== try-maple ==
Design audio_core, start of the top module:
module audio_core
(
	input AUD_BCLK,
	input rst,
	input [2:0]SW,
	input AUD_ADCLRCK,
	input AUD_ADCDAT,
	input AUD_DACLRCK,
	output AUD_DACDAT
);
Size: roughly 8,200 cells after synthesis, about 210 flip-flops, about 9 I/O pins, about 50,000 um^2 of cells after synthesis.
make LEC_CHECK=0 ABC_AREA=1 CAP_MARGIN=5 CORE_MARGIN=2 CORE_UTILIZATION=72 CTS_CLUSTER_DIAMETER=210 CTS_CLUSTER_SIZE=72 HOLD_SLACK_MARGIN=0.28 MAX_ROUTING_LAYER=met4 SLEW_MARGIN=40 finish   # period 19.0 ns
run.sh (not shown) runs the stock make flow with config.mk's settings and CLKGATE_MAP_FILE=.
For try-maple, the flow was terminated by a tool error in global routing (5_1_grt) and produced no final design.
Changes in try-indigo relative to try-maple:
Settings: changing SLEW_MARGIN from 40 to 20; changing CORE_UTILIZATION from 72 to 71; removing MAX_ROUTING_LAYER (formerly met4); changing CAP_MARGIN from 5 to 20; removing CTS_CLUSTER_DIAMETER (formerly 210); removing CTS_CLUSTER_SIZE (formerly 72); removing ABC_AREA (formerly 1); removing HOLD_SLACK_MARGIN (formerly 0.28); changing the clock period (ns, I/O delays scaled along) from 19.0 to 22.7.
Findings:
try-indigo: no failed stages, no open violations at the end
try-indigo — initial cell density of the core 1.3 points lower, try-maple as reference
try-maple → try-indigo: cell total in the yosys stat output now sits lower; fraction of the mapped netlist area in adder cells shows a reduction of 1.1 points; cell count after placement saw a decrease.
Inputs modified between try-indigo and try-zinc:
Settings: setting PLACE_DENSITY_LB_ADDON to 0.01 for the first time; changing CORE_UTILIZATION from 71 to 63; setting ABC_AREA to 1 for the first time; changing the clock period (ns, I/O delays scaled along) from 22.7 to 17.2.
Results
Diff try-indigo -> try-zinc | routing usage on met1 | decrease of 8.0 points
Clock period minus final worst setup slack in try-zinc vs try-indigo: down 31 ps
Compared with try-indigo, try-zinc ends up with a larger final cell area.
try-zinc finished every stage; the final checks, however, were not passed, the failures being setup timing.
NOTE: setup slack in try-zinc falls short of that of try-indigo
Delta (try-zinc minus try-indigo): critical path depth has increased, clock transition at the registers of the reported paths has remained practically unchanged, fill cell total of the finished layout has decreased.
Setup changes, try-zinc to try-lagoon
Settings: PLACE_DENSITY: unset -> 0.41; CORE_UTILIZATION: 63 -> 72; PLACE_DENSITY_LB_ADDON: 0.01 -> unset; the clock period (ns, I/O delays scaled along): 17.2 -> 15.4.
[summary]
try-lagoon got as far as global routing (5_1_grt), where a tool error ended the run.
Starting utilization of the core area is higher on try-lagoon
Per the comparison of try-lagoon with try-zinc, count of buffers from port buffering now sits at about the same level, synthesized area per cell did not really move, count of library flops with an enable pin closely matched the old numbers, detailed placement HPWL now sits higher.
Re placed instance count: try-zinc and try-lagoon aren't equal, and the higher value belongs to try-lagoon.
In try-lagoon the die area turned out about 12% lower than in try-zinc.
Summary — floorplan row count, try-lagoon relative to try-zinc: lower, by 7.
diff inputs: try-lagoon => try-juniper
Settings: CORE_UTILIZATION now 69, was 72; PLACE_DENSITY no longer set, was 0.41; the clock period (ns, I/O delays scaled along) now 28.1, was 15.4.
### Flow results
- try-juniper finished all stages; the layout is clean.
- Delta (try-juniper minus try-lagoon): height of the die now sits higher; row count up 2.
- Diff try-juniper..try-lagoon | post-synthesis chip area from yosys | unchanged
- Diff try-lagoon -> try-juniper: area after synthesis level, share of synthesized cell area in full adder, half adder and majority cells stayed essentially flat.
- Overall die width (higher): try-juniper
- Higher overall die area among try-lagoon and try-juniper: try-juniper
- Summary: with try-lagoon as the reference, post-placement cell area in try-juniper moved down by more than 10%.

audio_core again, from the RTL that the note above started with.
export LEC_CHECK = 0
export ABC_AREA = 1
export CAP_MARGIN = 5
export CELL_PAD_IN_SITES_DETAIL_PLACEMENT = 0
export CORE_ASPECT_RATIO = 0.87
export CORE_MARGIN = 3
export CORE_UTILIZATION = 71
export CTS_CLUSTER_DIAMETER = 206
export CTS_CLUSTER_SIZE = 73
export HOLD_SLACK_MARGIN = 0.02
export SETUP_SLACK_MARGIN = 4.71
export SLEW_MARGIN = 0
export TNS_END_PERCENT = 40
create_clock -name core_clock -period 16.2 [get_ports {AUD_BCLK}]
The baseline did not get past 5_1_grt on GRT-0232.
Then changed:
- CAP_MARGIN: 5 -> 20
- CORE_ASPECT_RATIO: 0.87 -> 1.26
- CORE_MARGIN: 3 -> 2
- CORE_UTILIZATION: 71 -> 72
- CTS_CLUSTER_SIZE: 73 -> unset
- PLACE_DENSITY: unset -> 0.35
- SETUP_SLACK_MARGIN: 4.71 -> -1.12
- SLEW_MARGIN: 0 -> 35
- clock period: 16.2 -> 23.5 ns (I/O delays scaled with it)
Effect: The new run produced a clean layout; synthesized cell count does not change; die area decreases by 2.8%; area after synthesis is unchanged.
Then changed:
- ABC_AREA: 1 -> unset
- CELL_PAD_IN_SITES_DETAIL_PLACEMENT: 0 -> unset
- CORE_ASPECT_RATIO: 1.26 -> unset
- CORE_UTILIZATION: 72 -> 65
- CTS_CLUSTER_DIAMETER: 206 -> unset
- HOLD_SLACK_MARGIN: 0.02 -> unset
- PLACE_DENSITY: 0.35 -> unset
- SETUP_SLACK_MARGIN: -1.12 -> unset
- SLEW_MARGIN: 35 -> 20
- TNS_END_PERCENT: 40 -> unset
- clock period: 23.5 -> 16.9 ns (I/O delays scaled with it)
Now the flow never finished: it broke off in 5_1_grt with GRT-0232. Synthesized area increases by 10%. Synthesized cell count decreases by about 8%. Die area increases by 22%.
Then changed:
- CORE_UTILIZATION: 65 -> 54
- SETUP_SLACK_MARGIN: unset -> 4.52
- clock period: 16.9 -> 15.4 ns (I/O delays scaled with it)
Result: With this change the flow completed and failed the layout checks on negative setup slack. Area after synthesis is unchanged. Synthesized cell count stays the same. Die area is higher by 20%.

The RTL this note starts from:
==> flow/design.v <==
module AudioADC
(
input rst,  
input AUD_BCLK,  
input AUD_ADCLRCK,  
input AUD_ADCDAT,  
output reg done,
output reg [31:0]digital_signal_out
);
parameter START = 3'd0, RECIEVE = 3'd1, DONE = 3'd2, ERROR = 3'd3;
reg [2:0]S, NS;
reg [4:0]bits_left;
reg [31:0]temp_data;
always @(posedge AUD_BCLK or negedge rst)
begin
	if(rst == 1'b0)
		S <= START;
	else
		S <= NS;
end
always @ (posedge AUD_BCLK or negedge rst)
begin
	if(rst == 0)
	begin
		done <= 1'b0;
		bits_left <= 5'd31;
		digital_signal_out <= 31'd0;
	end
	else		
		case(S)
			START: 
			begin
				done <= 1'b0;
				bits_left <= 5'd31;
			end
			RECIEVE:
			begin
				bits_left <= bits_left - 5'd1;
				temp_data[bits_left] <= AUD_ADCDAT;
			end	
			DONE:
			begin
				done <= 1'b1;
				bits_left <= 5'd31;			
				digital_signal_out <= temp_data;
			end	
		endcase
end
always @ (*)
begin
	case (S)
		START:
		begin
			if(AUD_ADCLRCK == 1'd1)
				NS = RECIEVE;
			else
				NS = START;
		end
		RECIEVE:
		begin
			if(bits_left == 5'd0)
				NS = DONE;
			else
				NS = RECIEVE;
		end
		DONE: NS = START;
		ERROR: NS = ERROR;
		default: NS = ERROR;
	endcase
end
endmodule
module AudioDAC
(
input rst,
input AUD_BCLK,  
input AUD_DACLRCK,  
input [31:0]digital_signal_in,
output reg done,
output reg AUD_DACDAT  
);
parameter START = 3'd0, SEND = 3'd1, DONE = 3'd2, ERROR = 3'd3;
reg [2:0]S, NS;
reg [4:0]bits_left;
reg [31:0]temp_data;
always @(posedge AUD_BCLK or negedge rst)
begin
	if(rst == 1'b0)
		S <= START;
	else
		S <= NS;
end
always @ (posedge AUD_BCLK or negedge rst)
begin
	if(rst == 0)
		begin
			done <= 1'b0;
			bits_left <= 5'd31;
			temp_data <= 32'd0;
		end
	else
		case(S)
			START:
			begin
				done <= 1'b0;
				bits_left <= 5'd31;
				temp_data <= digital_signal_in;
			end
			SEND: bits_left <= bits_left - 5'd1;
			DONE:
			begin
				done <= 1'b1;				
				bits_left <= 5'd31;
			end
		endcase
end
always @ (*)
begin
	AUD_DACDAT = temp_data[bits_left];
	case (S)
		START:
		begin
			if(AUD_DACLRCK == 1)
				NS = SEND;
			else
				NS = START;	
		end
		SEND:
		begin
			if(bits_left == 5'd0)
				NS = DONE;
			else
				NS = SEND;
		end
		DONE: NS = START;
		ERROR: NS = ERROR;
		default: NS = ERROR;
	endcase
end
endmodule
module LowPassFilter
(
input rst,
input AUDIO_CLK, 
input AUD_DACLRCK, 
input [31:0]currentADCData,
output reg [31:0]lowPassFilterOutput
);
reg [31:0]lastAudioIn;
reg [31:0]lastOutput;
wire signed [31:0]leftAudio = {{16{currentADCData[31]}}, currentADCData[31:16]};
wire signed [31:0]leftLastOutput = {{16{lastOutput[31]}}, lastOutput[31:16]};
reg signed [31:0]leftResult;
wire signed [31:0]rightAudio = { {16{currentADCData[15]}}, currentADCData[15:0]};
wire signed [31:0]rightLastOutput = {{16{lastOutput[15]}}, lastOutput[15:0]};
reg signed [31:0]rightResult;
always @ (*)
begin
	leftResult = (($signed(32'd16) * $signed(leftAudio)) / $signed(32'd141)) + (($signed(32'd125) * $signed(leftLastOutput)) / $signed(32'd141));
	rightResult = (($signed(32'd16) * $signed(rightAudio)) / $signed(32'd141)) + (($signed(32'd125) * $signed(rightLastOutput)) / $signed(32'd141));
	lowPassFilterOutput[31:16] = leftResult[15:0];
	lowPassFilterOutput[15:0] =  rightResult[15:0];
end
always @ (posedge AUDIO_CLK or negedge rst)
begin	
	if(rst == 0)
		lastOutput <= 32'd0;
	else 
		if(AUD_DACLRCK == 1'b1)
			lastOutput <= lowPassFilterOutput;
end
endmodule
module HighPassFilter
(
input rst,
input AUDIO_CLK, 
input AUD_DACLRCK,  
input [31:0]currentADCData,
output reg [31:0]highPassFilterOutput
);
reg [31:0]lastAudioIn;
reg [31:0]lastOutput;
wire signed [31:0]leftAudio = {{16{currentADCData[31]}}, currentADCData[31:16]};
wire signed [31:0]leftLastOutput = {{16{lastOutput[31]}}, lastOutput[31:16]};
wire signed [31:0]leftLastInput = { {16{lastAudioIn[31]}}, lastAudioIn[31:16]};
reg signed [31:0]leftResult;
wire signed [31:0]rightAudio = {{16{currentADCData[15]}}, currentADCData[15:0]};
wire signed [31:0]rightLastOutput = {{16{lastOutput[15]}}, lastOutput[15:0]};
wire signed [31:0]rightLastInput = {{16{lastAudioIn[15]}}, lastAudioIn[15:0]};
reg signed [31:0]rightResult;
always @ (*)
begin
	leftResult = (($signed(32'd16) * ($signed(leftLastOutput) + $signed(leftAudio) - $signed(leftLastInput))) / $signed(32'd141));
	rightResult = (($signed(32'd16) * ($signed(rightLastOutput) + $signed(rightAudio) - $signed(rightLastInput))) / $signed(32'd141));
	highPassFilterOutput[31:16] = leftResult[15:0];
	highPassFilterOutput[15:0] =  rightResult[15:0];
end
always @ (posedge AUDIO_CLK or negedge rst)
begin	
	if(rst == 0)
	begin
		lastOutput <= 32'd0;
		lastAudioIn <= 32'd0;
	end
	else 
		if(AUD_DACLRCK == 1'b1)
		begin
			lastOutput <= highPassFilterOutput;
			lastAudioIn <= currentADCData;
		end
end
endmodule
module EchoFilter
(
input rst,
input AUDIO_CLK, 
input AUD_DACLRCK, 
input [31:0]currentADCData,
output reg [31:0]echoFilterOutput
);
reg [31:0]lastAudioIn;
wire signed [31:0]leftAudio = {{16{currentADCData[31]}}, currentADCData[31:16]};
wire signed [31:0]leftLastInput = {{16{lastAudioIn[31]}}, lastAudioIn[31:16]};
reg signed [31:0]leftResult;
wire signed [31:0]rightAudio = {{16{currentADCData[15]}}, currentADCData[15:0]};
wire signed [31:0]rightLastInput = {{16{lastAudioIn[15]}}, lastAudioIn[15:0]};
reg signed [31:0]rightResult;
always @ (*)
begin
	leftResult = (($signed(32'd3) * $signed(leftLastInput)) / $signed(32'd4)) + $signed(leftAudio) ;
	rightResult = (($signed(32'd3) * $signed(rightLastInput)) / $signed(32'd4)) + $signed(rightAudio);
	echoFilterOutput[31:16] = leftResult[15:0];
	echoFilterOutput[15:0] =  rightResult[15:0];
end
always @ (posedge AUDIO_CLK or negedge rst)
begin	
	if(rst == 0)
		lastAudioIn <= 32'd0;
	else 
		if(AUD_DACLRCK == 1'b1)
			lastAudioIn <= currentADCData;
end
endmodule
module audio_core
(
	input AUD_BCLK,
	input rst,
	input [2:0]SW,
	input AUD_ADCLRCK,
	input AUD_ADCDAT,
	input AUD_DACLRCK,
	output AUD_DACDAT
);
wire DACDone;
wire ADCDone;
wire [31:0]currentADCData;
reg [31:0]currentDACData;
AudioDAC myDAC(
	rst,  
	AUD_BCLK,  
	AUD_DACLRCK,  
	currentDACData,  
	DACDone,  
	AUD_DACDAT  
);
AudioADC myADC(
	rst,  
	AUD_BCLK,  
	AUD_ADCLRCK,  
	AUD_ADCDAT,  
	ADCDone,  
	currentADCData  
);
wire [31:0]lowPassFilterOutput;
LowPassFilter lowpass(rst, AUD_BCLK, AUD_DACLRCK, currentADCData, lowPassFilterOutput);
wire [31:0]highPassFilterOutput;
HighPassFilter highpass(rst, AUD_BCLK, AUD_DACLRCK, currentADCData, highPassFilterOutput);
wire [31:0]echoFilterOutput;
EchoFilter echo(rst, AUD_BCLK, AUD_DACLRCK, currentADCData, echoFilterOutput);
always @(*)
begin
	case({SW[2], SW[1], SW[0]})
		3'b001: currentDACData = lowPassFilterOutput; 
		3'b010: currentDACData = highPassFilterOutput; 
		3'b100: currentDACData = echoFilterOutput; 
		default: currentDACData = currentADCData;
	endcase
end
endmodule
make LEC_CHECK=0 CAP_MARGIN=20 CELL_PAD_IN_SITES_DETAIL_PLACEMENT=0 CORE_ASPECT_RATIO=1.17 CORE_MARGIN=2 CORE_UTILIZATION=71 CTS_CLUSTER_DIAMETER=206 HOLD_SLACK_MARGIN=0.02 PLACE_DENSITY_LB_ADDON=0.03 SLEW_MARGIN=35 TNS_END_PERCENT=40 finish   # period 18.7 ns
The first run failed in global routing.
Then changed:
- ABC_AREA: default -> 1
- CORE_UTILIZATION: 71 -> 65
Effect: This time the run finished but failed the layout checks on setup timing; die size shrinks by 0.82%; synthesized cell count goes up by 8.8%; synthesized area falls by 9.2%.
Then changed:
- ABC_AREA: 1 -> default
- CELL_PAD_IN_SITES_DETAIL_PLACEMENT: 0 -> default
- CORE_ASPECT_RATIO: 1.17 -> default
- CORE_UTILIZATION: 65 -> 40
- CTS_CLUSTER_DIAMETER: 206 -> default
- HOLD_SLACK_MARGIN: 0.02 -> default
- PLACE_DENSITY_LB_ADDON: 0.03 -> default
- SLEW_MARGIN: 35 -> 20
- TNS_END_PERCENT: 40 -> default
- clock period: 18.7 -> 40.0 ns (I/O delays scaled with it)
Result: This time the run finished clean; sequential cell count stays the same; non-clock buffer count shrinks by 642; area after synthesis grows by 10%; worst hold slack gets better by 0.023 ns; design area drops by about 5.4%; via count is higher by 2.1%; routed wire length goes up by 7.4%; worst setup slack improved by 13 ns.
Then changed:
- ABC_AREA: default -> 1
- CORE_UTILIZATION: 40 -> 72
- CTS_CLUSTER_SIZE: default -> 96
- PLACE_DENSITY: default -> 0.4
- clock period: 40.0 -> 18.1 ns (I/O delays scaled with it)
Effect: This time the run did not get past global routing; synthesized area goes down by roughly a tenth; die area goes down by well over a third; synthesized cell count goes up by a little under a tenth.
